`flow/run.sh`:
```
#!/bin/bash
# the make line also repeats each setting of config.mk as NAME=value (left out here)
make -C /OpenROAD-flow-scripts/flow DESIGN_CONFIG=/design/flow/config.mk WORK_HOME=/design/flow/orfs CLKGATE_MAP_FILE= finish
```
`flow/constraint.sdc`:
```
create_clock -name core_clock -period 7.96 [get_ports {clk}]
set_input_delay 1.5920 -clock core_clock [delete_from_list [all_inputs] [get_ports {clk}]]
set_output_delay 1.5920 -clock core_clock [all_outputs]
set_load 0.01 [all_outputs]
```
`flow/design.v`:
```
module half_adder(a, b, sum, carry);
	input a, b;
	output sum, carry;
	assign sum = a^b;
	assign carry = a&b;
endmodule
module add4b(a,b,sum);
	input [3:0] a,b;
	output [3:0] sum;
	wire [3:0] sum;
	assign sum = a + b;
endmodule
module add6b(a, b, sum);
	input [5:0] a,b;
	output [5:0] sum;
	wire [5:0] sum;
	assign sum = a + b;
endmodule
module add8b(a,b,sum);
	input [7:0] a,b;
	output [7:0] sum;
	wire [7:0] sum;
	assign sum = a + b;
endmodule
module add12b(a,b,sum);
	input [11:0] a,b;
	output [11:0] sum;
	wire [11:0] sum;
	assign sum = a + b;
endmodule
module add16b(a,b,sum);
	input [15:0] a,b;
	output [15:0] sum;
	wire [15:0] sum;
	assign sum = a + b;
endmodule
module add24b(a,b,sum);
	input [23:0] a,b;
	output [23:0] sum;
	wire [23:0] sum;
	assign sum = a + b;
endmodule
module add32b(a,b,sum);
	input [31:0] a,b;
	output [31:0] sum;
	wire [31:0] sum;
	assign sum = a + b;
endmodule
module add48b (
    input [47:0] a,
    input [47:0] b,
    output [47:0] sum
);
    assign sum = a + b;
endmodule
module vedic_multiplier_2x2(a, b, result_2x2);
	input[1:0] a, b;
	output[3:0] result_2x2;
	wire[3:0] temp;
	assign result_2x2[0] = a[0] & b[0];
	assign temp[0] = a[0] & b[1];
	assign temp[1] = a[1] & b[0];
	assign temp[2] = a[1] & b[1];
	half_adder h1(temp[0], temp[1], result_2x2[1], temp[3]);
	half_adder h2(temp[2], temp[3], result_2x2[2], result_2x2[3]);
endmodule
module vedic_multiplier_4x4(a, b, result_4x4);
	input[3:0] a, b;
	output[7:0] result_4x4;
	wire[3:0] q0, q1, q2, q3, w0, w1;
	wire[5:0] w2, w3, w4, w5, w6;
	vedic_multiplier_2x2 v2_0(a[1:0], b[1:0], q0[3:0]);
	vedic_multiplier_2x2 v2_1(a[1:0], b[3:2], q1[3:0]);
	vedic_multiplier_2x2 v2_2(a[3:2], b[1:0], q2[3:0]);
	vedic_multiplier_2x2 v2_3(a[3:2], b[3:2], q3[3:0]);
	assign w0[3:0] = {2'b0, q0[3:2]};
	add4b a4_0(w0[3:0], q1[3:0], w1[3:0]);
	assign w2 = {2'b0, q2[3:0]};
	assign w3 = {q3[3:0], 2'b0};
	add6b a6_0(w2, w3, w4);
	assign w5 = {2'b0, w1[3:0]};
	add6b a6_1(w4, w5, w6);
	assign result_4x4[7:2] = w6[5:0];
	assign result_4x4[1:0] = q0[1:0];
endmodule
module vedic_multiplier_8x8(a, b, result_8x8);
	input[7:0] a, b;
	output[15:0] result_8x8;
	wire[15:0] q0, q1, q2, q3;
	wire[7:0] w0, w1;
	wire[11:0] w2, w3, w4, w5, w6;
	vedic_multiplier_4x4 v4_0(a[3:0], b[3:0], q0[15:0]);
	vedic_multiplier_4x4 v4_1(a[3:0], b[7:4], q1[15:0]);
	vedic_multiplier_4x4 v4_2(a[7:4], b[3:0], q2[15:0]);
	vedic_multiplier_4x4 v4_3(a[7:4], b[7:4], q3[15:0]);
   assign w0[7:0] = {4'b0, q0[7:4]};
	add8b a8_0(w0, q1, w1);
	assign w2 = {4'b0, q2[7:0]};
	assign w3 = {q3[7:0], 4'b0};
	add12b a12_0(w2, w3, w4);
	assign w5 = {4'b0, w1[7:0]};
	add12b a12_1(w4, w5, w6);
	assign result_8x8[15:4] = w6[11:0];
	assign result_8x8[3:0] = q0[3:0];
endmodule
module vedic_multiplier_16x16(a, b, result_16x16);
	input[15:0] a, b;
	output[31:0] result_16x16;
	wire[15:0] q0, q1, q2, q3;
	wire[15:0] w0, w1;
	wire[23:0] w2, w3, w4, w5, w6;
	vedic_multiplier_8x8 v8_0(a[7:0], b[7:0], q0[15:0]);
	vedic_multiplier_8x8 v8_1(a[7:0], b[15:8], q1[15:0]);
	vedic_multiplier_8x8 v8_2(a[15:8], b[7:0], q2[15:0]);
	vedic_multiplier_8x8 v8_3(a[15:8], b[15:8], q3[15:0]);
   assign w0[15:0] = {8'b0, q0[15:8]};
	add16b a16_0(w0, q1, w1);
	assign w2 = {8'b0, q2[15:0]};
	assign w3 = {q3[15:0], 8'b0};
	add24b a24_0(w2, w3, w4);
	assign w5 = {8'b0, w1[15:0]};
	add24b a24_1(w4, w5, w6);
	assign result_16x16[31:8] = w6[23:0];
	assign result_16x16[7:0] = q0[7:0];
endmodule
module vedic_multiplier_32x32_pipelined(
    input clk,
    input [31:0] a, b,
    output reg [63:0] result_32x32
);
    wire [31:0] q0, q1, q2, q3;
    reg [31:0] q0_reg, q1_reg, q2_reg, q3_reg;
    reg [31:0] w1_reg;
    reg [47:0] w2, w3, w4_reg, w5_reg, w6_reg;
    reg [15:0] lo_d1, lo_d2, lo_d3;
    vedic_multiplier_16x16 v16_0(.a(a[15:0]), .b(b[15:0]), .result_16x16(q0));
    vedic_multiplier_16x16 v16_1(.a(a[15:0]), .b(b[31:16]), .result_16x16(q1));
    vedic_multiplier_16x16 v16_2(.a(a[31:16]), .b(b[15:0]), .result_16x16(q2));
    vedic_multiplier_16x16 v16_3(.a(a[31:16]), .b(b[31:16]), .result_16x16(q3));
    always @(posedge clk) begin
        q0_reg <= q0;
        q1_reg <= q1;
        q2_reg <= q2;
        q3_reg <= q3;
    end
    always @(posedge clk) begin
        w1_reg <= {16'b0, q0_reg[31:16]} + q1_reg;
    end
    always @(posedge clk) begin
        w2 <= {16'b0, q2_reg};
        w3 <= {q3_reg, 16'b0};
        w4_reg <= w2 + w3;
    end
    always @(posedge clk) begin
        w5_reg <= {16'b0, w1_reg};
        w6_reg <= w4_reg + w5_reg;
    end
    always @(posedge clk) begin
        lo_d1 <= q0_reg[15:0];
        lo_d2 <= lo_d1;
        lo_d3 <= lo_d2;
    end
	 always @(posedge clk) begin
	     result_32x32[63:16] <= w6_reg;
        result_32x32[15:0] <= lo_d3;
	 end 
endmodule
```
`flow/config.mk`:
```
export PLATFORM = sky130hd
export DESIGN_NAME = vedic_multiplier_32x32_pipelined
export DESIGN_NICKNAME = vedic_multiplier_32x32_pipelined
export VERILOG_FILES = /design/flow/design.v
export SDC_FILE = /design/flow/constraint.sdc
export NUM_CORES = 4
export LEC_CHECK = 0
export CAP_MARGIN = 20
export CORE_MARGIN = 2
export CORE_UTILIZATION = 59
export SLEW_MARGIN = 20
```
==> results.json, run 1 <==
{
  "cts_hold_buf": 0,
  "cts_tree": "done",
  "ys_area_um2": 62200,
  "crit_family": "adder cells",
  "synth_seq_share_pct": 14.9,
  "crit_required_ps": 8480,
  "aoi_share_pct": 10.6,
  "reg2reg_setup_slack_ps": 4480,
  "synth.area.mux_share_pct": 0.0644,
  "rows": 119,
  "synth_cells": 6801,
  "cp-end-kind": "register",
  "worstMarginPinSlew_ps": 880,
  "area_leaders": "ha_1 (30%), dfxtp_1 (15%), fa_1 (13%)",
  "clk_path_buf_depth": 3,
  "grt_util_met2_pct": 50.3,
  "ff_type": "dfxtp_1",
  "edf_count": 0,
  "so.violations": "negative setup slack",
  "setup_violations": 80,
  "fin_setup_tns_ps": -93350,
  "dp_hpwl_um": 131000,
  "grt_max_degree": 30,
  "path_buffers": 7,
  "fin_ws_ps": -1810,
  "synth_nets": 8733,
  "synthesis.area_um2": 62200,
  "finalMaxSlewViolations": 0,
  "clockRootBuffer": "clkbuf_16",
  "syn_avg_cell_area_um2": 9.15,
  "nFillCells": 7833,
  "ys_sh_simple_pct": 15.4,
  "synth_cell_type_count": 75,
  "grt.busiest_layer": "met2",
  "warning_count": 31,
  "clk_latency_ps": 650,
  "holdPathEnd": "w5_reg[10]",
  "startpoint": "a[16]",
  "maxCapViolations": 0,
  "antenna_left": 0,
  "reg2reg_from": "q0_reg[16]",
  "xor_area_share_pct": 10.7,
  "grt_overflow": 0,
  "yosys_cells": 6801,
  "ys_sh_adder_pct": 42.3,
  "syn_to_final_growth_pct": 25.7,
  "drc": 0,
  "antenna_found_initial": 23,
  "synthTopCellsByCount": "ha_1 (1472), and2_1 (971), inv_1 (787), xnor2_1 (561), dfxtp_1 (464)",
  "crit_path_end": "q2_reg[30]",
  "dr.pass1.iters": 5,
  "relSlewSlack_pct": 40.7,
  "cts_buffers": 50,
  "initCoreUtil_pct": 59.3,
  "rr_worst_depth": 11,
  "top_cell": "ha_1",
  "drt_iter0_markers": 2081,
  "wl_per_cell_um": 17.6,
  "path_class": "in2reg",
  "rsz0062_at_grt": "true",
  "synth_top_cell_by_area": "ha_1",
  "slowest_stage": "fa_1",
  "yosys_warnings": 6,
  "path_depth": 44,
  "htreeDepth": 2,
  "crit_top_cell": "ha_4",
  "grt_use_met1_pct": 39.3,
  "status": "failed layout checks",
  "grt_pass1_wl_um": 255000,
  "gp_congestion": 0.926,
  "hold_viol_final": 0,
  "rr_endpoint": "w1_reg[28]",
  "logic_family": "adder cells",
  "clkTransAtPathRegs_ps": 80,
  "groute.usage.overall_pct": 29.7,
  "dieWidth_um": 329,
  "yosys.area.top_type_share_pct": 29.6,
  "routed_wl_um": 162000,
  "ys_async_sr_fraction_pct": 0,
  "core_area_um2": 105000,
  "final_nets": 9699,
  "dieArea_um2": 108000,
  "num_vias": 49234,
  "via_per_inst": 5.35,
  "grt_pass1_vias": 50231,
  "clock.fmax_ghz": 0.102,
  "die_h_um": 329,
  "clock_skew_ps": 32.8,
  "whs_path_depth": 0,
  "cts.sinks": 464,
  "hold_path_class": "reg2reg",
  "critPathArrivalTime_ps": 10290,
  "fin_crit_sh_pct": 123,
  "synth_flops": 464,
  "dp_slack_ps": -2810,
  "hold_start": "w1_reg[10]",
  "critPathMaxStageDelay_ps": 540,
  "cp_max_fo": 4,
  "startpoint_type": "input pin",
  "portBuffers": 128,
  "ios": 129,
  "fin_crit_ps": 9770,
  "met3_usage_pct": 4.00
}
metrics by stage:
step	utilization (%)	instances	area, µm²	hold WS [ps]
floorplan	-	6801	63500	310
global placement	69.3	9010	72800	310
detailed placement	69.3	9010	72800	312
CTS	72.8	9163	76400	295
global route	74.5	9198	78200	302
finish	74.5	9209	78200	304
cell type report:
type	instances	area, µm²	share of cell area [%]
diodes	11	27.5	0.0352
clock buffers	56	1290	1.65
clock inverters	36	474	0.606
inverters	787	2960	3.78
multi-input cells	5349	53000	67.7
flip-flops and latches	464	9290	11.9
well taps	1391	1740	2.23
repair buffers	1115	9460	12.1
metal layers:
metal | share of wire, % | wire (µm)
met5 | 0.038 | 62
met4 | 2.9 | 4730
met3 | 5.0 | 8140
met2 | 46 | 75000
met1 | 46 | 73900
repair_timing:
item | CTS | global route
buffers inserted | 74 | 54
resized | 328 | 291
gates cloned | 1 | 0
pin swaps | 324 | 309
setup endpoints to repair | 86 | 87
==> run 2, diff against run 1 <==
ABC_AREA = 0   (was not set)
CAP_MARGIN = 10   (was 20)
CORE_UTILIZATION = 30   (was 59)
GPL_ROUTABILITY_DRIVEN = 0   (was not set)
GPL_TIMING_DRIVEN = 0   (was not set)
HOLD_SLACK_MARGIN = -0.08   (was not set)
MAX_ROUTING_LAYER = met4   (was not set)
TNS_END_PERCENT = 45   (was not set)
clock period = 8.14 ns   (was 7.96 ns; I/O delays follow)
==> results.json, run 2 <==
{
  "yosys_warnings": 6,
  "ios": 129,
  "htreeDepth": 2,
  "whs_path_depth": 0,
  "edf_count": 0,
  "syn_to_final_growth_pct": 18.0,
  "grt_pass1_wl_um": 268000,
  "final_nets": 9061,
  "cts_tree": "done",
  "so.violations": "negative setup slack",
  "clkTransAtPathRegs_ps": 60,
  "path_class": "in2reg",
  "drt_iter0_markers": 2173,
  "synthesis.area_um2": 62200,
  "area_leaders": "ha_1 (30%), dfxtp_1 (15%), fa_1 (13%)",
  "rsz0062_at_grt": "true",
  "finalMaxSlewViolations": 0,
  "aoi_share_pct": 10.6,
  "rr_worst_depth": 11,
  "cp_max_fo": 3,
  "cts_buffers": 50,
  "wl_per_cell_um": 17.5,
  "logic_family": "adder cells",
  "num_vias": 46765,
  "synth_cells": 6801,
  "yosys_cells": 6801,
  "hold_path_class": "reg2reg",
  "maxCapViolations": 0,
  "hold_viol_final": 0,
  "rr_endpoint": "w1_reg[22]",
  "crit_path_end": "q2_reg[30]",
  "reg2reg_from": "q0_reg[16]",
  "status": "failed layout checks",
  "yosys.area.top_type_share_pct": 29.6,
  "dr.pass1.iters": 5,
  "antenna_found_initial": 47,
  "clk_latency_ps": 650,
  "startpoint": "b[0]",
  "crit_required_ps": 8640,
  "startpoint_type": "input pin",
  "portBuffers": 128,
  "fin_crit_ps": 10000,
  "setup_violations": 75,
  "warning_count": 29,
  "grt_pass1_vias": 48258,
  "worstMarginPinSlew_ps": 1080,
  "synth_top_cell_by_area": "ha_1",
  "clockRootBuffer": "clkbuf_16",
  "crit_family": "adder cells",
  "holdPathEnd": "w5_reg[27]",
  "synth_seq_share_pct": 14.9,
  "clock.fmax_ghz": 0.100,
  "post-place-cells": 9633,
  "groute.usage.overall_pct": 16.7,
  "path_depth": 40,
  "slowest_stage": "fa_2",
  "clock_skew_ps": 18.0,
  "ys_sh_adder_pct": 42.3,
  "relSlewSlack_pct": 28.1,
  "finalNonFillerCells": 9902,
  "ys_sh_simple_pct": 15.4,
  "via_per_inst": 4.72,
  "die_h_um": 459,
  "fin_crit_sh_pct": 123,
  "routed_wl_um": 173000,
  "synth_flops": 464,
  "grt_max_degree": 17,
  "initCoreUtil_pct": 30.1,
  "crit_top_cell": "ha_4",
  "dieArea_um2": 211000,
  "utilization_pct": 35.5,
  "ff_type": "dfxtp_1",
  "dp_slack_ps": -3630,
  "drc": 0,
  "path_buffers": 6,
  "reg2reg_setup_slack_ps": 4580,
  "core_area_um2": 207000,
  "antenna_left": 0,
  "synth_cell_type_count": 75,
  "ys_area_um2": 62200,
  "hold_start": "w1_reg[27]",
  "synthTopCellsByCount": "ha_1 (1472), and2_1 (971), inv_1 (787), xnor2_1 (561), dfxtp_1 (464)",
  "rows": 167,
  "syn_avg_cell_area_um2": 9.15,
  "synth.area.mux_share_pct": 0.0644,
  "dieWidth_um": 459,
  "top_cell": "ha_1",
  "ys_async_sr_fraction_pct": 0,
  "critPathArrivalTime_ps": 10500,
  "cts.sinks": 464,
  "fin_ws_ps": -1860,
  "xor_area_share_pct": 10.7,
  "dp_hpwl_um": 145000,
  "clk_path_buf_depth": 3,
  "cp-end-kind": "register",
  "critPathMaxStageDelay_ps": 540,
  "synth_nets": 8733,
  "grt_overflow": 0
}
## run 2: timing repair
action	in CTS	in global routing
endpoints found under the setup margin	89	81
hold buffers	0	0
buffers inserted	114	41
gates resized	474	180
pin swaps	165	143
## run 2: stage by stage
| stage | TNS (ps) | hold WS [ps] | cell area (µm²) |
|---|---|---|---|
| 2_1_floorplan | -78270 | 310 | 63100 |
| 3_3_place_gp | -231030 | 310 | 67800 |
| 3_5_place_dp | -240910 | 312 | 67800 |
| 4_1_cts | -86480 | 314 | 72200 |
| 5_1_grt | -115510 | 326 | 73400 |
| 6_report | -88350 | 319 | 73400 |
## run 2: cell type report
class	count	area, µm²
plain buffers	200	1300
well taps	2704	3380
multi-input cells	5349	52100
inverters	787	2960
diodes	28	70.1
flip-flops and latches	464	9290
clock inverters	30	384
clock buffers	63	1350
fillers	20735	133000
repair buffers	277	2540
## run 2: layer usage
layer | track usage, % | share of wire (%)
met5 | - | 0
met4 | 4.05 | 2.8
met3 | 1.80 | 4.7
met2 | 28.0 | 47
met1 | 21.4 | 46
==> run 3, diff against run 2 <==
ABC_AREA = 1   (was 0)
CAP_MARGIN = 20   (was 10)
CORE_ASPECT_RATIO = 1.37   (was not set)
CORE_UTILIZATION = 34   (was 30)
CTS_CLUSTER_DIAMETER = 151   (was not set)
GPL_TIMING_DRIVEN = 1   (was 0)
HOLD_SLACK_MARGIN = not set   (was -0.08)
MAX_ROUTING_LAYER = met5   (was met4)
MIN_ROUTING_LAYER = met2   (was not set)
PLACE_DENSITY_LB_ADDON = 0.11   (was not set)
SETUP_SLACK_MARGIN = -0.17   (was not set)
TNS_END_PERCENT = not set   (was 45)
clock period = 7.33 ns   (was 8.14 ns; I/O delays follow)
==> results.json, run 3 <==
{
  "status": "failed layout checks",
  "so.violations": "negative setup slack",
  "nFillCells": 19875,
  "antenna_found_initial": 0,
  "crit_top_cell": "nand2_2",
  "hold_viol_final": 0,
  "dp_hpwl_um": 182000,
  "cts_tree": "done",
  "maxCapViolations": 0,
  "crit_path_end": "q2_reg[31]",
  "dieArea_um2": 200000,
  "holdPathEnd": "lo_d3[5]",
  "die_h_um": 523,
  "hold_start": "lo_d2[5]",
  "path_class": "in2reg",
  "portBuffers": 128,
  "rsz0062_at_grt": "true",
  "clk_path_buf_depth": 3,
  "top_cell": "nand2_1",
  "rr_worst_depth": 12,
  "fin_setup_tns_ps": -106120,
  "utilization_pct": 45.4,
  "cp_max_fo": 4,
  "grt_max_degree": 31,
  "yosys.area.top_type_share_pct": 27.5,
  "drt_iter0_markers": 12862,
  "path_depth": 50,
  "cts_buffers": 55,
  "routed_wl_um": 225000,
  "ys_area_um2": 66900,
  "drc": 0,
  "final_nets": 12365,
  "syn_to_final_growth_pct": 32.7,
  "synth_flops": 464,
  "startpoint": "a[17]",
  "synthesis.area_um2": 66900,
  "yosys_warnings": 6,
  "hold_path_class": "reg2reg",
  "synth_top_cell_by_area": "ha_1",
  "crit_required_ps": 7950,
  "logic_family": "adder cells",
  "syn_avg_cell_area_um2": 7.29,
  "slowest_stage": "fa_1",
  "clock_skew_ps": 92.3,
  "startpoint_type": "input pin",
  "reg2reg_setup_slack_ps": 4260,
  "finalMaxSlewViolations": 0,
  "xor_area_share_pct": 9.14,
  "edf_count": 0,
  "core_area_um2": 195000,
  "synth_seq_share_pct": 13.9,
  "area_leaders": "ha_1 (28%), dfxtp_1 (14%), nand2_1 (12%)",
  "ys_sh_adder_pct": 39.4,
  "antenna_left": 0,
  "warning_count": 29,
  "fin_ws_ps": -1780,
  "num_vias": 84900,
  "ys_async_sr_fraction_pct": 0,
  "via_per_inst": 6.48,
  "whs_path_depth": 0,
  "synth.area.mux_share_pct": 0,
  "cp-end-kind": "register",
  "ff_type": "dfxtp_1",
  "critPathArrivalTime_ps": 9730,
  "yosys_cells": 9173,
  "grt_pass1_vias": 91158,
  "path_buffers": 9,
  "fin_crit_sh_pct": 124,
  "ios": 129,
  "reg2reg_from": "w5_reg[0]",
  "clk_latency_ps": 760,
  "rows": 190,
  "fin_crit_ps": 9110,
  "wl_per_cell_um": 17.2,
  "htreeDepth": 2,
  "post-place-cells": 12899,
  "clockRootBuffer": "clkbuf_16",
  "synth_nets": 11105,
  "dr.pass1.iters": 17,
  "cts.sinks": 464,
  "grt_pass1_wl_um": 342000,
  "synth_cell_type_count": 43,
  "groute.usage.overall_pct": 33.5,
  "worstMarginPinSlew_ps": 1060,
  "stdcell_area_um2": 88700,
  "clkTransAtPathRegs_ps": 60,
  "critPathMaxStageDelay_ps": 540,
  "aoi_share_pct": 5.68,
  "initCoreUtil_pct": 34.2,
  "dieWidth_um": 383,
  "fin_hold_ws_ps": 291,
  "rr_endpoint": "w6_reg[22]",
  "synth_cells": 9173,
  "synthTopCellsByCount": "nand2_1 (2196), inv_1 (2114), ha_1 (1472), dfxtp_1 (464), a21oi_1 (457)",
  "setup_violations": 87,
  "clock.fmax_ghz": 0.110,
  "crit_family": "adder cells",
  "placed_area_um2": 81900,
  "finalNonFillerCells": 13092,
  "grt_overflow": 0,
  "dp_slack_ps": -2840,
  "relSlewSlack_pct": 28.9,
  "ys_sh_simple_pct": 18.8
}
run 3: final cells by class:
class	instances	area (µm²)	area share [%]
inverters	2142	8060	9.08
multi-input cells	6375	54500	61.4
flip-flops and latches	464	9290	10.5
repair buffers	1395	11500	13.0
diodes	22	55.1	0.0620
well taps	2592	3240	3.66
clock inverters	38	608	0.685
clock buffers	64	1460	1.65
run 3: what timing repair did:
action                     4_1_cts  5_1_grt
setup buffers                   67       62
pin swaps                      372      418
resized                        444      465
cloned                           0        0
hold buffers                     0        0
setup endpoints to repair       88       87
run 3: metal layers:
layer | vias to the layer above | wire length (µm) | GRT usage (%)
met5 | - | 1030 | 5.41
met4 | 34 | 22000 | 5.96
met3 | 1996 | 82000 | 41.5
met2 | 20731 | 120000 | 42.9
met1 | 31516 | 0 | -
li1 | 30623 | - | -
==> run 4, diff against run 3 <==
ABC_AREA = not set   (was 1)
CAP_MARGIN = 15   (was 20)
CORE_ASPECT_RATIO = not set   (was 1.37)
CORE_UTILIZATION = 71   (was 34)
CTS_CLUSTER_DIAMETER = not set   (was 151)
CTS_CLUSTER_SIZE = 35   (was not set)
GPL_ROUTABILITY_DRIVEN = not set   (was 0)
GPL_TIMING_DRIVEN = not set   (was 1)
HOLD_SLACK_MARGIN = -0.1   (was not set)
MAX_ROUTING_LAYER = met4   (was met5)
MIN_ROUTING_LAYER = not set   (was met2)
PLACE_DENSITY_LB_ADDON = not set   (was 0.11)
SETUP_SLACK_MARGIN = not set   (was -0.17)
clock period = 9.16 ns   (was 7.33 ns; I/O delays follow)
==> results.json, run 4 <==
{
  "reg2reg_setup_slack_ps": 5400,
  "critPathMaxStageDelay_ps": 680,
  "synth_flops": 464,
  "critPathArrivalTime_ps": 11710,
  "cp_max_fo": 6,
  "area_leaders": "ha_1 (30%), dfxtp_1 (15%), fa_1 (13%)",
  "cts_buffers": 48,
  "ys_sh_adder_pct": 42.3,
  "edf_count": 0,
  "num_vias": 53214,
  "gp_congestion": 0.949,
  "cts.sinks": 464,
  "portBuffers": 128,
  "yosys.area.top_type_share_pct": 29.6,
  "syn_avg_cell_area_um2": 9.15,
  "finalMaxSlewViolations": 0,
  "logic_area_um2": 52700,
  "dr.pass1.iters": 6,
  "dieArea_um2": 90000,
  "fin_ws_ps": -2000,
  "ys_async_sr_fraction_pct": 0,
  "synthesis.area_um2": 62200,
  "via_per_inst": 6.01,
  "top_cell": "ha_1",
  "whs_path_depth": 0,
  "clk_path_buf_depth": 3,
  "rr_endpoint": "w1_reg[20]",
  "startpoint_type": "input pin",
  "clkTransAtPathRegs_ps": 70,
  "path_buffers": 10,
  "ys_sh_simple_pct": 15.4,
  "drc": 0,
  "crit_family": "adder cells",
  "crit_path_end": "q0_reg[31]",
  "yosys_warnings": 6,
  "maxCapViolations": 0,
  "ff_type": "dfxtp_1",
  "core_area_um2": 86800,
  "fin_crit_ps": 11160,
  "slowest_stage": "fa_1",
  "drt_iter0_markers": 4084,
  "grt_pass1_vias": 53332,
  "xor_area_share_pct": 10.7,
  "final_nets": 9577,
  "synth_nets": 8733,
  "synth_cells": 6801,
  "so.violations": "negative setup slack",
  "dieWidth_um": 300,
  "synth_cell_type_count": 75,
  "syn_to_final_growth_pct": 22.8,
  "htreeDepth": 2,
  "startpoint": "a[2]",
  "hold_path_class": "reg2reg",
  "synth_top_cell_by_area": "ha_1",
  "worstMarginPinSlew_ps": 903,
  "holdPathEnd": "result_32x32[18]",
  "aoi_share_pct": 10.6,
  "fin_setup_tns_ps": -62230,
  "clock.fmax_ghz": 0.0896,
  "die_h_um": 300,
  "crit_required_ps": 9710,
  "fin_crit_sh_pct": 122,
  "rsz0062_at_grt": "true",
  "clk_latency_ps": 640,
  "status": "failed layout checks",
  "relSlewSlack_pct": 39.4,
  "cts_hold_buf": 0,
  "stdcell_area_um2": 76400,
  "reg2reg_from": "q1_reg[0]",
  "placed_area_um2": 71300,
  "antenna_left": 0,
  "rr_worst_depth": 11,
  "yosys_cells": 6801,
  "groute.usage.overall_pct": 38.7,
  "clockRootBuffer": "clkbuf_16",
  "cp-end-kind": "register",
  "hold_viol_final": 0,
  "synth_seq_share_pct": 14.9,
  "clock_skew_ps": 30.5,
  "hold_start": "w6_reg[2]",
  "setup_violations": 67,
  "dp_hpwl_um": 132000,
  "routed_wl_um": 192000,
  "ios": 129,
  "ys_area_um2": 62200,
  "synth.area.mux_share_pct": 0.0644,
  "rows": 108,
  "synthTopCellsByCount": "ha_1 (1472), and2_1 (971), inv_1 (787), xnor2_1 (561), dfxtp_1 (464)",
  "path_depth": 43,
  "grt_overflow": 0,
  "regArea_um2": 9290,
  "path_class": "in2reg",
  "warning_count": 31,
  "nFillCells": 4396,
  "wl_per_cell_um": 21.6,
  "antenna_found_initial": 22,
  "grt_max_degree": 31,
  "logic_family": "adder cells",
  "grt_pass1_wl_um": 270000,
  "cts_tree": "done",
  "initCoreUtil_pct": 71.7
}
run 4: cell type report:
cell class,instances,area share (%)
diodes,22,0.0721
clock buffers,63,1.79
clock inverters,23,0.410
inverters,787,3.88
multi-input cells,5349,69.0
flip-flops and latches,464,12.2
well taps,1155,1.89
repair buffers,995,10.8
run 4: what timing repair did:
action / 4_1_cts / 5_1_grt
endpoints found under the hold margin: 0 / 0
pin swaps: 226 / 300
gates cloned: 0 / 0
resized: 285 / 317
buffers inserted: 52 / 52
setup endpoints to repair: 68 / 70
run 4: through the flow:
stage | setup WS [ps] | hold slack, ps | std cells | util, %
global placement | -1690 | 310 | 8671 | 82.2
floorplan | -883 | 310 | 6801 | -
finish | -2000 | 318 | 8858 | 88.0
CTS | -727 | 319 | 8798 | 85.8
detailed placement | -1900 | 312 | 8671 | 82.2
global route | -2280 | 324 | 8847 | 88.0
run 4: routing by layer:
metal | wire length (µm) | part of all wire [%] | vias up | track usage, %
li1 | - | - | 24284 | -
met1 | 73900 | 39 | 25566 | 46.8
met2 | 89400 | 47 | 2414 | 66.0
met3 | 15900 | 8.3 | 950 | 4.61
met4 | 12600 | 6.6 | 0 | 15.0
met5 | 0 | 0 | - | -
==> run 5, diff against run 4 <==
CAP_MARGIN = 20   (was 15)
CORE_UTILIZATION = 62   (was 71)
CTS_CLUSTER_SIZE = not set   (was 35)
HOLD_SLACK_MARGIN = not set   (was -0.1)
MAX_ROUTING_LAYER = not set   (was met4)
clock period = 10.0 ns   (was 9.16 ns; I/O delays follow)
==> results.json, run 5 <==
{
  "status": "failed layout checks",
  "so.violations": "negative setup slack",
  "antenna_found_initial": 14,
  "maxCapViolations": 0,
  "path_buffers": 8,
  "regArea_um2": 9290,
  "startpoint": "a[16]",
  "reg2reg_from": "q1_reg[0]",
  "synth_nets": 8733,
  "grt_pass1_wl_um": 251000,
  "path_class": "in2reg",
  "die_h_um": 321,
  "fin_crit_sh_pct": 102,
  "area_leaders": "ha_1 (30%), dfxtp_1 (15%), fa_1 (13%)",
  "fin_ws_ps": -197,
  "synth_cell_type_count": 75,
  "finalMaxSlewViolations": 0,
  "xor_area_share_pct": 10.7,
  "portBuffers": 128,
  "synthesis.area_um2": 62200,
  "cts_tree": "done",
  "dieWidth_um": 321,
  "htreeDepth": 2,
  "rsz0062_at_grt": "true",
  "dr.pass1.iters": 5,
  "setup_violations": 15,
  "critPathMaxStageDelay_ps": 520,
  "cp_max_fo": 5,
  "clockRootBuffer": "clkbuf_16",
  "ff_type": "dfxtp_1",
  "dp_hpwl_um": 127000,
  "final_nets": 9459,
  "hold_start": "w2[0]",
  "reg2reg_setup_slack_ps": 6190,
  "ys_area_um2": 62200,
  "yosys_cells": 6801,
  "drc": 0,
  "gp_congestion": 0.895,
  "grt_max_degree": 33,
  "core_area_um2": 99700,
  "wl_per_cell_um": 17.6,
  "whs_path_depth": 0,
  "fin_crit_ps": 10200,
  "aoi_share_pct": 10.6,
  "warning_count": 31,
  "clk_path_buf_depth": 3,
  "drt_iter0_markers": 2301,
  "yosys.area.top_type_share_pct": 29.6,
  "dp_slack_ps": -1390,
  "via_per_inst": 5.45,
  "utilization_pct": 74.5,
  "ys_sh_adder_pct": 42.3,
  "rr_worst_depth": 11,
  "startpoint_type": "input pin",
  "slowest_stage": "fa_1",
  "crit_family": "adder cells",
  "relSlewSlack_pct": 29.9,
  "synth_flops": 464,
  "finalNonFillerCells": 8864,
  "path_depth": 48,
  "edf_count": 0,
  "clock_skew_ps": 42.3,
  "cts_hold_buf": 0,
  "cts.sinks": 464,
  "top_cell": "ha_1",
  "clk_latency_ps": 640,
  "antenna_left": 0,
  "cts_buffers": 49,
  "post-place-cells": 8714,
  "syn_avg_cell_area_um2": 9.15,
  "crit_top_cell": "ha_4",
  "clock.fmax_ghz": 0.0981,
  "synthTopCellsByCount": "ha_1 (1472), and2_1 (971), inv_1 (787), xnor2_1 (561), dfxtp_1 (464)",
  "synth_top_cell_by_area": "ha_1",
  "synth_cells": 6801,
  "grt_pass1_vias": 49783,
  "cp-end-kind": "register",
  "rows": 116,
  "grt_use_met1_pct": 41.1,
  "routed_wl_um": 156000,
  "crit_path_end": "q3_reg[30]",
  "hold_path_class": "reg2reg",
  "clkTransAtPathRegs_ps": 70,
  "grt_overflow": 0,
  "syn_to_final_growth_pct": 19.4,
  "rr_endpoint": "w1_reg[18]",
  "ys_sh_simple_pct": 15.4,
  "synth_seq_share_pct": 14.9,
  "grt_util_met2_pct": 52.3,
  "logic_area_um2": 51400,
  "worstMarginPinSlew_ps": 1040,
  "nFillCells": 7487,
  "initCoreUtil_pct": 62.4,
  "groute.usage.overall_pct": 30.4,
  "holdPathEnd": "w4_reg[0]",
  "crit_required_ps": 10500,
  "ios": 129,
  "hold_viol_final": 0,
  "yosys_warnings": 6,
  "num_vias": 48279,
  "logic_family": "adder cells",
  "grt.busiest_layer": "met2",
  "critPathArrivalTime_ps": 10700,
  "dieArea_um2": 103000,
  "met3_usage_pct": 3.37,
  "ys_async_sr_fraction_pct": 0,
  "synth.area.mux_share_pct": 0.0644
}
-- run 5: final cells by class --
cell class / count / area share, %
multi-input cells: 5349 / 69.2
flip-flops and latches: 464 / 12.5
repair buffers: 876 / 9.75
inverters: 787 / 3.98
well taps: 1298 / 2.19
clock buffers: 60 / 1.76
clock inverters: 28 / 0.649
diodes: 2 / 0.00674
-- run 5: timing repair --
item / CTS / global route
endpoints found under the setup margin: 56 / 55
gates resized: 208 / 216
gates cloned: 1 / 0
buffers inserted: 40 / 31
pin swaps: 153 / 234
-- run 5: per-stage QoR --
stage	area, µm²	hold WS, ps	TNS [ps]
after global routing	74300	318	-12080
after CTS	73200	310	-433
after floorplan	62900	310	-1800
after detailed placement	70300	312	-63810
final	74300	310	-1700
after global placement	70300	310	-54000
-- run 5: metal layers --
metal  part of all wire [%]  routed length [µm]
met5                  0.016                  25
met4                    2.3                3570
met3                    5.1                7910
met2                     46               72200
met1                     46               71900
==> run 6, diff against run 5 <==
CORE_UTILIZATION = 66   (was 62)
MAX_ROUTING_LAYER = met4   (was not set)
clock period = 9.32 ns   (was 10.0 ns; I/O delays follow)
==> results.json, run 6 <==
{
  "path_depth": 50,
  "logic_family": "adder cells",
  "synth_flops": 464,
  "top_cell": "ha_1",
  "syn_avg_cell_area_um2": 9.15,
  "aoi_share_pct": 10.6,
  "nFillCells": 6076,
  "htreeDepth": 2,
  "synth_top_cell_by_area": "ha_1",
  "whs_path_depth": 0,
  "rsz0062_at_grt": "true",
  "antenna_found_initial": 12,
  "ios": 129,
  "startpoint": "b[1]",
  "rr_worst_depth": 11,
  "groute.usage.overall_pct": 33.7,
  "core_area_um2": 93300,
  "crit_required_ps": 9860,
  "synth_nets": 8733,
  "num_vias": 49772,
  "drt_iter0_markers": 2836,
  "grt_pass1_vias": 50983,
  "warning_count": 31,
  "setup_violations": 58,
  "fin_hold_ws_ps": 317,
  "gp_congestion": 0.920,
  "reg2reg_setup_slack_ps": 5650,
  "fin_ws_ps": -865,
  "slowest_stage": "fa_1",
  "yosys_cells": 6801,
  "routed_wl_um": 165000,
  "drc": 0,
  "maxCapViolations": 0,
  "clockRootBuffer": "clkbuf_16",
  "hold_path_class": "reg2reg",
  "fin_crit_ps": 10190,
  "fin_crit_sh_pct": 109,
  "crit_path_end": "q0_reg[31]",
  "dieArea_um2": 96700,
  "path_buffers": 11,
  "path_class": "in2reg",
  "crit_family": "adder cells",
  "die_h_um": 311,
  "ys_area_um2": 62200,
  "cts.sinks": 464,
  "ys_sh_simple_pct": 15.4,
  "edf_count": 0,
  "initCoreUtil_pct": 66.7,
  "ys_sh_adder_pct": 42.3,
  "utilization_pct": 81.6,
  "hold_viol_final": 0,
  "final_nets": 9567,
  "grt_max_degree": 30,
  "hold_start": "lo_d2[15]",
  "critPathArrivalTime_ps": 10730,
  "cts_tree": "done",
  "finalMaxSlewViolations": 0,
  "yosys_warnings": 6,
  "wl_per_cell_um": 18.5,
  "ys_async_sr_fraction_pct": 0,
  "clk_latency_ps": 630,
  "yosys.area.top_type_share_pct": 29.6,
  "antenna_left": 0,
  "status": "failed layout checks",
  "clk_path_buf_depth": 3,
  "synth_cell_type_count": 75,
  "cp_max_fo": 5,
  "cp-end-kind": "register",
  "cts_buffers": 49,
  "clock.fmax_ghz": 0.0982,
  "grt_overflow": 0,
  "rows": 112,
  "syn_to_final_growth_pct": 22.4,
  "holdPathEnd": "lo_d3[15]",
  "via_per_inst": 5.57,
  "so.violations": "negative setup slack",
  "cts_hold_buf": 0,
  "dieWidth_um": 311,
  "synthesis.area_um2": 62200,
  "rr_endpoint": "w1_reg[18]",
  "crit_top_cell": "ha_4",
  "synth.area.mux_share_pct": 0.0644,
  "worstMarginPinSlew_ps": 806,
  "area_leaders": "ha_1 (30%), dfxtp_1 (15%), fa_1 (13%)",
  "synth_seq_share_pct": 14.9,
  "reg2reg_from": "q1_reg[0]",
  "grt_pass1_wl_um": 256000,
  "synthTopCellsByCount": "ha_1 (1472), and2_1 (971), inv_1 (787), xnor2_1 (561), dfxtp_1 (464)",
  "relSlewSlack_pct": 46.1,
  "synth_cells": 6801,
  "dp_hpwl_um": 130000,
  "startpoint_type": "input pin",
  "clock_skew_ps": 23.1,
  "portBuffers": 128,
  "ff_type": "dfxtp_1",
  "clkTransAtPathRegs_ps": 70,
  "dr.pass1.iters": 5,
  "xor_area_share_pct": 10.7,
  "critPathMaxStageDelay_ps": 540
}
run 6: what timing repair did:
action                     4_1_cts  5_1_grt
setup endpoints to repair       68       69
pin swaps                      200      287
resized                        273      270
hold endpoints to repair         0        0
setup buffers                   53       59
cloned                           0        2
run 6: area by class of cell:
type	count	area, µm²	share of cell area, %
Sequential cell	464	9290	12.2
Clock inverter	30	373	0.490
Multi-Input combinational cell	5349	52300	68.6
Tap cell	1254	1570	2.06
Clock buffer	61	1350	1.77
Inverter	787	2960	3.88
Timing Repair Buffer	984	8330	10.9
Antenna cell	3	7.51	0.00986
run 6: stage by stage:
step / setup slack, ps / area [µm²] / TNS [ps] / instances
finish: -865 / 76200 / -30130 / 8932
global route: -1140 / 76100 / -46220 / 8929
CTS: -761 / 74400 / -19850 / 8881
detailed placement: -1860 / 71200 / -102590 / 8744
global placement: -1640 / 71200 / -88650 / 8744
floorplan: -755 / 63200 / -18420 / 6801
run 6: metal layers:
layer / part of all wire, % / GRT usage (%)
met3: 4.7 / 2.72
met5: 0 / -
met1: 44 / 42.6
met4: 3.3 / 8.86
met2: 48 / 57.9
==> run 7, diff against run 6 <==
CELL_PAD_IN_SITES_GLOBAL_PLACEMENT = 2   (was not set)
CORE_MARGIN = 6   (was 2)
CORE_UTILIZATION = 40   (was 66)
CTS_CLUSTER_DIAMETER = 122   (was not set)
CTS_CLUSTER_SIZE = 20   (was not set)
GPL_TIMING_DRIVEN = 1   (was not set)
HOLD_SLACK_MARGIN = 0.03   (was not set)
MIN_ROUTING_LAYER = met1   (was not set)
PLACE_DENSITY_LB_ADDON = 0.11   (was not set)
SETUP_SLACK_MARGIN = 0.49   (was not set)
clock period = 8.59 ns   (was 9.32 ns; I/O delays follow)
==> results.json, run 7 <==
{
  "status": "failed layout checks",
  "so.violations": "negative setup slack",
  "clk_path_buf_depth": 3,
  "dr.pass1.iters": 5,
  "yosys_warnings": 6,
  "rsz0062_at_grt": "true",
  "final_nets": 9707,
  "syn_to_final_growth_pct": 25.6,
  "startpoint_type": "input pin",
  "yosys_cells": 6801,
  "ys_async_sr_fraction_pct": 0,
  "dieArea_um2": 165000,
  "portBuffers": 128,
  "hold_start": "q3_reg[23]",
  "holdPathEnd": "w3[39]",
  "whs_path_depth": 0,
  "grt_overflow": 0,
  "clock_skew_ps": 26.3,
  "setup_violations": 66,
  "edf_count": 0,
  "path_depth": 45,
  "htreeDepth": 1,
  "area_leaders": "ha_1 (30%), dfxtp_1 (15%), fa_1 (13%)",
  "antenna_found_initial": 19,
  "synthesis.area_um2": 62200,
  "grt_max_degree": 33,
  "clkTransAtPathRegs_ps": 80,
  "cts_hold_buf": 0,
  "hold_viol_final": 0,
  "placed_area_um2": 73900,
  "synthTopCellsByCount": "ha_1 (1472), and2_1 (971), inv_1 (787), xnor2_1 (561), dfxtp_1 (464)",
  "synth_nets": 8733,
  "synth_cell_type_count": 75,
  "crit_top_cell": "ha_4",
  "ios": 129,
  "drt_iter0_markers": 1534,
  "die_h_um": 406,
  "dieWidth_um": 406,
  "nFillCells": 14618,
  "cts_buffers": 29,
  "worstMarginPinSlew_ps": 825,
  "wl_per_cell_um": 17.3,
  "aoi_share_pct": 10.6,
  "syn_avg_cell_area_um2": 9.15,
  "synth_cells": 6801,
  "stdcell_area_um2": 78200,
  "ys_sh_simple_pct": 15.4,
  "via_per_inst": 4.81,
  "maxCapViolations": 0,
  "dp_hpwl_um": 144000,
  "crit_family": "adder cells",
  "core_area_um2": 154000,
  "antenna_left": 0,
  "utilization_pct": 50.7,
  "initCoreUtil_pct": 40.3,
  "ff_type": "dfxtp_1",
  "reg2reg_from": "q0_reg[16]",
  "cp_max_fo": 5,
  "path_buffers": 8,
  "clockRootBuffer": "clkbuf_16",
  "grt_pass1_vias": 49430,
  "synth.area.mux_share_pct": 0.0644,
  "path_class": "in2reg",
  "xor_area_share_pct": 10.7,
  "yosys.area.top_type_share_pct": 29.6,
  "regArea_um2": 9290,
  "synth_flops": 464,
  "ys_area_um2": 62200,
  "crit_required_ps": 9100,
  "rr_worst_depth": 11,
  "num_vias": 47304,
  "gp_congestion": 0.854,
  "rr_endpoint": "w1_reg[28]",
  "routed_wl_um": 170000,
  "critPathMaxStageDelay_ps": 510,
  "cts.sinks": 464,
  "synth_top_cell_by_area": "ha_1",
  "fin_hold_ws_ps": 327,
  "drc": 0,
  "logic_family": "adder cells",
  "clock.fmax_ghz": 0.102,
  "grt_pass1_wl_um": 268000,
  "relSlewSlack_pct": 44.6,
  "logic_area_um2": 52800,
  "fin_crit_sh_pct": 114,
  "fin_ws_ps": -1230,
  "fin_crit_ps": 9820,
  "finalMaxSlewViolations": 0,
  "slowest_stage": "fa_1",
  "cp-end-kind": "register",
  "warning_count": 29,
  "top_cell": "ha_1",
  "groute.usage.overall_pct": 21.0,
  "cts_tree": "done",
  "ys_sh_adder_pct": 42.3,
  "synth_seq_share_pct": 14.9,
  "fin_setup_tns_ps": -58190,
  "clk_latency_ps": 630,
  "rows": 144,
  "critPathArrivalTime_ps": 10330,
  "hold_path_class": "reg2reg",
  "crit_path_end": "q3_reg[30]",
  "reg2reg_setup_slack_ps": 5050,
  "startpoint": "a[17]"
}
-- run 7: area by class of cell --
cell class / instances / area share [%]
well taps: 2044 / 3.27
diodes: 9 / 0.0288
clock inverters: 8 / 0.178
inverters: 787 / 3.78
clock buffers: 29 / 0.929
repair buffers: 1144 / 12.4
multi-input cells: 5349 / 67.5
flip-flops and latches: 464 / 11.9
-- run 7: routing by layer --
metal	share of wire (%)	global-route usage [%]
met1	50	28.8
met2	45	34.6
met3	2.9	1.84
met4	2.1	3.75
met5	0	-
-- run 7: timing repair --
item	in CTS	in global routing
pin swaps	237	270
setup endpoints to repair	88	85
hold endpoints to repair	0	0
resized	290	231
setup buffers	48	42
-- run 7: stage by stage --
stage | std cells | setup slack [ps]
finish | 9834 | -1230
CTS | 9783 | -1360
floorplan | 6801 | -1340
global placement | 9698 | -2360
detailed placement | 9698 | -2490
global route | 9827 | -1640
==> run 8, diff against run 7 <==
CAP_MARGIN = 15   (was 20)
CELL_PAD_IN_SITES_DETAIL_PLACEMENT = 0   (was not set)
CELL_PAD_IN_SITES_GLOBAL_PLACEMENT = not set   (was 2)
CORE_MARGIN = 2   (was 6)
CORE_UTILIZATION = 72   (was 40)
CTS_CLUSTER_DIAMETER = not set   (was 122)
CTS_CLUSTER_SIZE = 32   (was 20)
GPL_ROUTABILITY_DRIVEN = 1   (was not set)
GPL_TIMING_DRIVEN = not set   (was 1)
HOLD_SLACK_MARGIN = -0.08   (was 0.03)
MAX_ROUTING_LAYER = not set   (was met4)
MIN_ROUTING_LAYER = not set   (was met1)
PLACE_DENSITY = 0.66   (was not set)
PLACE_DENSITY_LB_ADDON = not set   (was 0.11)
SETUP_SLACK_MARGIN = not set   (was 0.49)
clock period = 9.52 ns   (was 8.59 ns; I/O delays follow)
==> results.json, run 8 <==
{
  "status": "failed layout checks",
  "so.violations": "antenna violations, negative setup slack",
  "hold_start": "w2[5]",
  "cp_max_fo": 5,
  "worstMarginPinSlew_ps": 1080,
  "dp_hpwl_um": 131000,
  "clk_latency_ps": 660,
  "finalMaxSlewViolations": 0,
  "grt_max_degree": 33,
  "rsz0062_at_grt": "true",
  "cts_hold_buf": 0,
  "synthesis.area_um2": 62200,
  "crit_top_cell": "ha_4",
  "dr.pass1.iters": 8,
  "path_depth": 47,
  "final_nets": 9529,
  "rows": 107,
  "ys_sh_adder_pct": 42.3,
  "fin_crit_ps": 10920,
  "cts_buffers": 50,
  "startpoint": "b[1]",
  "clock.fmax_ghz": 0.0916,
  "rr_endpoint": "w6_reg[45]",
  "xor_area_share_pct": 10.7,
  "initCoreUtil_pct": 72.8,
  "syn_to_final_growth_pct": 22.3,
  "crit_family": "adder cells",
  "crit_required_ps": 10040,
  "finalNonFillerCells": 8792,
  "synth_flops": 464,
  "top_cell": "ha_1",
  "via_per_inst": 6.13,
  "fin_ws_ps": -1400,
  "path_buffers": 10,
  "regArea_um2": 9290,
  "die_h_um": 298,
  "yosys_warnings": 6,
  "htreeDepth": 2,
  "cts.sinks": 464,
  "num_vias": 53907,
  "gp_congestion": 0.941,
  "holdPathEnd": "w4_reg[5]",
  "fin_crit_sh_pct": 115,
  "clkTransAtPathRegs_ps": 80,
  "cts_tree": "done",
  "reg2reg_from": "w4_reg[3]",
  "logic_area_um2": 52600,
  "routed_wl_um": 198000,
  "ys_area_um2": 62200,
  "drc": 0,
  "setup_violations": 63,
  "crit_path_end": "q0_reg[31]",
  "rr_worst_depth": 9,
  "hold_viol_final": 0,
  "hold_path_class": "reg2reg",
  "clk_path_buf_depth": 3,
  "clockRootBuffer": "clkbuf_16",
  "logic_family": "adder cells",
  "core_area_um2": 85400,
  "slowest_stage": "fa_1",
  "startpoint_type": "input pin",
  "antenna_found_initial": 21,
  "whs_path_depth": 0,
  "maxCapViolations": 0,
  "yosys.area.top_type_share_pct": 29.6,
  "portBuffers": 128,
  "post-place-cells": 8581,
  "synth_nets": 8733,
  "synth_cell_type_count": 75,
  "wl_per_cell_um": 22.5,
  "nFillCells": 4038,
  "reg2reg_setup_slack_ps": 5680,
  "grt_pass1_wl_um": 277000,
  "grt_pass1_vias": 54432,
  "dp_slack_ps": -1770,
  "antenna_left": 1,
  "critPathMaxStageDelay_ps": 560,
  "warning_count": 31,
  "synth_seq_share_pct": 14.9,
  "fin_setup_tns_ps": -45720,
  "area_leaders": "ha_1 (30%), dfxtp_1 (15%), fa_1 (13%)",
  "syn_avg_cell_area_um2": 9.15,
  "synth_cells": 6801,
  "critPathArrivalTime_ps": 11440,
  "path_class": "in2reg",
  "synthTopCellsByCount": "ha_1 (1472), and2_1 (971), inv_1 (787), xnor2_1 (561), dfxtp_1 (464)",
  "drt_iter0_markers": 3961,
  "grt_overflow": 0,
  "ff_type": "dfxtp_1",
  "synth_top_cell_by_area": "ha_1",
  "clock_skew_ps": 55.3,
  "ys_sh_simple_pct": 15.4,
  "ys_async_sr_fraction_pct": 0,
  "dieWidth_um": 298,
  "ios": 129,
  "synth.area.mux_share_pct": 0.0644,
  "yosys_cells": 6801,
  "fin_hold_ws_ps": 296,
  "dieArea_um2": 88800,
  "groute.usage.overall_pct": 38.7,
  "cp-end-kind": "register",
  "edf_count": 0,
  "relSlewSlack_pct": 27.5,
  "aoi_share_pct": 10.6
}
run 8: through the flow:
| stage | instance area [µm²] | utilization [%] |
|---|---|---|
| 2_1_floorplan | 63100 | - |
| 3_3_place_gp | 70600 | 82.6 |
| 3_5_place_dp | 70600 | 82.6 |
| 4_1_cts | 74100 | 86.8 |
| 5_1_grt | 76000 | 89.0 |
| 6_report | 76100 | 89.0 |
run 8: area by class of cell:
type / instances / area share [%]
Clock inverter: 25 / 0.441
Clock buffer: 67 / 1.85
Sequential cell: 464 / 12.2
Tap cell: 1144 / 1.88
Timing Repair Buffer: 945 / 10.5
Inverter: 787 / 3.89
Antenna cell: 11 / 0.0362
Multi-Input combinational cell: 5349 / 69.2
run 8: routing by layer:
| metal | up-vias | wire length, µm | track usage (%) |
|---|---|---|---|
| met5 | - | 66 | 0 |
| met4 | 10 | 13700 | 16.5 |
| met3 | 1039 | 18200 | 6.08 |
| met2 | 2769 | 93200 | 68.2 |
| met1 | 25918 | 72900 | 46.8 |
| li1 | 24171 | - | - |
run 8: repair_timing:
item / in CTS / in global routing
endpoints found under the hold margin: 0 / 0
resized: 305 / 332
endpoints found under the setup margin: 65 / 67
gates cloned: 2 / 1
buffers inserted: 82 / 59
pin swaps: 222 / 274
==> run 9, diff against run 8 <==
CAP_MARGIN = 20   (was 15)
CELL_PAD_IN_SITES_DETAIL_PLACEMENT = not set   (was 0)
CORE_UTILIZATION = 71   (was 72)
CTS_CLUSTER_SIZE = 35   (was 32)
GPL_ROUTABILITY_DRIVEN = not set   (was 1)
HOLD_SLACK_MARGIN = not set   (was -0.08)
PLACE_DENSITY = not set   (was 0.66)
SETUP_SLACK_MARGIN = 1.63   (was not set)
clock period = 10.4 ns   (was 9.52 ns; I/O delays follow)
==> results.json, run 9 <==
{
  "path_buffers": 11,
  "clock_skew_ps": 63.7,
  "drt_iter0_markers": 3141,
  "crit_required_ps": 10950,
  "path_class": "in2reg",
  "dp_hpwl_um": 129000,
  "gp_congestion": 0.925,
  "nFillCells": 4549,
  "fin_crit_ps": 10720,
  "synthTopCellsByCount": "ha_1 (1472), and2_1 (971), inv_1 (787), xnor2_1 (561), dfxtp_1 (464)",
  "wl_per_cell_um": 20.5,
  "clockRootBuffer": "clkbuf_16",
  "antenna_found_initial": 11,
  "grt_pass1_vias": 53171,
  "top_cell": "ha_1",
  "cts_tree": "done",
  "status": "failed layout checks",
  "crit_family": "adder cells",
  "yosys.area.top_type_share_pct": 29.6,
  "finalMaxSlewViolations": 0,
  "edf_count": 0,
  "holdPathEnd": "w3[17]",
  "worstMarginPinSlew_ps": 1000,
  "critPathMaxStageDelay_ps": 550,
  "antenna_left": 1,
  "startpoint_type": "input pin",
  "fin_setup_tns_ps": -4630,
  "area_leaders": "ha_1 (30%), dfxtp_1 (15%), fa_1 (13%)",
  "synth.area.mux_share_pct": 0.0644,
  "synthesis.area_um2": 62200,
  "aoi_share_pct": 10.6,
  "logic_family": "adder cells",
  "synth_seq_share_pct": 14.9,
  "clk_path_buf_depth": 3,
  "core_area_um2": 86800,
  "so.violations": "antenna violations, negative setup slack",
  "ys_async_sr_fraction_pct": 0,
  "warning_count": 31,
  "ff_type": "dfxtp_1",
  "via_per_inst": 5.89,
  "grt_max_degree": 33,
  "synth_cells": 6801,
  "synth_top_cell_by_area": "ha_1",
  "relSlewSlack_pct": 31.5,
  "syn_avg_cell_area_um2": 9.15,
  "yosys_warnings": 6,
  "dr.pass1.iters": 6,
  "cts.sinks": 464,
  "groute.usage.overall_pct": 36.9,
  "reg2reg_from": "q1_reg[0]",
  "fin_ws_ps": -322,
  "critPathArrivalTime_ps": 11280,
  "cts_buffers": 49,
  "clk_latency_ps": 660,
  "syn_to_final_growth_pct": 21.4,
  "synth_flops": 464,
  "hold_path_class": "reg2reg",
  "num_vias": 51501,
  "ios": 129,
  "cts_hold_buf": 0,
  "htreeDepth": 2,
  "initCoreUtil_pct": 71.7,
  "whs_path_depth": 0,
  "cp-end-kind": "register",
  "grt_overflow": 0,
  "setup_violations": 26,
  "xor_area_share_pct": 10.7,
  "drc": 0,
  "yosys_cells": 6801,
  "rsz0062_at_grt": "true",
  "clock.fmax_ghz": 0.0933,
  "hold_start": "q3_reg[1]",
  "dieWidth_um": 300,
  "dieArea_um2": 90000,
  "die_h_um": 300,
  "ys_sh_adder_pct": 42.3,
  "synth_cell_type_count": 75,
  "final_nets": 9473,
  "path_depth": 47,
  "reg2reg_setup_slack_ps": 6700,
  "clkTransAtPathRegs_ps": 70,
  "ys_area_um2": 62200,
  "fin_crit_sh_pct": 103,
  "ys_sh_simple_pct": 15.4,
  "dp_slack_ps": -959,
  "rows": 108,
  "cp_max_fo": 4,
  "slowest_stage": "fa_1",
  "grt_pass1_wl_um": 267000,
  "startpoint": "a[16]",
  "hold_viol_final": 0,
  "portBuffers": 128,
  "routed_wl_um": 179000,
  "synth_nets": 8733,
  "crit_path_end": "q3_reg[31]",
  "rr_endpoint": "w1_reg[18]",
  "rr_worst_depth": 11,
  "maxCapViolations": 0
}
-- run 9: cell type report --
type                    instances  area, µm²  share of cell area [%]
multi-input cells            5349      52600                    69.6
repair buffers                890       7510                    9.94
clock buffers                  60       1340                    1.77
clock inverters                31        385                   0.510
diodes                          9       22.5                  0.0298
inverters                     787       2960                    3.92
well taps                    1155       1450                    1.91
flip-flops and latches        464       9290                    12.3
-- run 9: per-layer routing --
layer	up-vias	global-route usage [%]	part of all wire, %
met2	1880	65.0	48
met3	624	5.26	7.0
met1	24950	45.5	40
li1	24043	-	-
met5	-	0	0.016
met4	4	14.5	5.1
-- run 9: what timing repair did --
action,4_1_cts,5_1_grt
setup endpoints to repair,83,82
gates resized,299,237
endpoints found under the hold margin,0,0
setup buffers,69,36
pin swaps,268,245
-- run 9: metrics by stage --
| step | instances | instance area [µm²] | util (%) | hold slack, ps |
|---|---|---|---|---|
| after floorplan | 6801 | 63400 | - | 310 |
| after global placement | 8540 | 70500 | 81.2 | 310 |
| after detailed placement | 8540 | 70500 | 81.2 | 312 |
| after CTS | 8700 | 74000 | 85.3 | 316 |
| after global routing | 8736 | 75500 | 87.0 | 308 |
| final | 8745 | 75500 | 87.1 | 299 |
==> run 10, diff against run 9 <==
ABC_AREA = 1   (was not set)
CAP_MARGIN = 15   (was 20)
CELL_PAD_IN_SITES_DETAIL_PLACEMENT = 2   (was not set)
CELL_PAD_IN_SITES_GLOBAL_PLACEMENT = 2   (was not set)
CORE_UTILIZATION = 40   (was 71)
CTS_CLUSTER_SIZE = not set   (was 35)
GPL_ROUTABILITY_DRIVEN = 1   (was not set)
HOLD_SLACK_MARGIN = -0.08   (was not set)
PLACE_DENSITY_LB_ADDON = 0.29   (was not set)
SETUP_SLACK_MARGIN = 1.56   (was 1.63)
TNS_END_PERCENT = 35   (was not set)
clock period = 10.2 ns   (was 10.4 ns; I/O delays follow)
==> results.json, run 10 <==
{
  "status": "aborted with a tool error",
  "lastStage": "global routing",
  "error_line": "[ERROR GRT-0232] Routing congestion too high. Check the congestion heatmap in the GUI.",
  "grt_overflow": 908,
  "clockRootBuffer": "clkbuf_16",
  "groute.usage.overall_pct": 82.7,
  "synth_nets": 11105,
  "synth_flops": 464,
  "synth.area.mux_share_pct": 0,
  "gp_congestion": 0.908,
  "synth_cells": 9173,
  "core_area_um2": 167000,
  "dp_hpwl_um": 247000,
  "logic_family": "adder cells",
  "xor_area_share_pct": 9.14,
  "portBuffers": 128,
  "synth_cell_type_count": 43,
  "yosys.area.top_type_share_pct": 27.5,
  "ios": 129,
  "dieArea_um2": 170000,
  "edf_count": 0,
  "aoi_share_pct": 5.68,
  "dieWidth_um": 413,
  "ys_area_um2": 66900,
  "clk_path_buf_depth": 3,
  "yosys_cells": 9173,
  "initCoreUtil_pct": 40.1,
  "ys_async_sr_fraction_pct": 0,
  "synthesis.area_um2": 66900,
  "cts_hold_buf": 0,
  "synthTopCellsByCount": "nand2_1 (2196), inv_1 (2114), ha_1 (1472), dfxtp_1 (464), a21oi_1 (457)",
  "htreeDepth": 2,
  "rows": 150,
  "ys_sh_adder_pct": 39.4,
  "yosys_warnings": 6,
  "cts.sinks": 464,
  "area_leaders": "ha_1 (28%), dfxtp_1 (14%), nand2_1 (12%)",
  "dp_slack_ps": -1510,
  "cts_buffers": 54,
  "die_h_um": 413,
  "synth_seq_share_pct": 13.9,
  "top_cell": "nand2_1",
  "syn_avg_cell_area_um2": 7.29,
  "ys_sh_simple_pct": 18.8,
  "synth_top_cell_by_area": "ha_1",
  "ff_type": "dfxtp_1"
}
run 10: what timing repair did:
| action | in CTS |
|---|---|
| cloned | 1 |
| pin swaps | 361 |
| endpoints found under the setup margin | 89 |
| gates resized | 775 |
| buffers inserted | 92 |
| hold endpoints to repair | 0 |
run 10: per-stage QoR:
| step | cells | area (µm²) | TNS, ps |
|---|---|---|---|
| detailed placement | 11885 | 75600 | -73520 |
| floorplan | 9173 | 68100 | 0 |
| global placement | 11885 | 75600 | -22020 |
| CTS | 12080 | 81700 | 0 |
run 10: layer usage:
layer  GRT overflow  global-route usage (%)
met1             15                    80.1
met2            478                    96.8
met3             28                    71.7
met4            385                    84.5
met5              2                    49.3
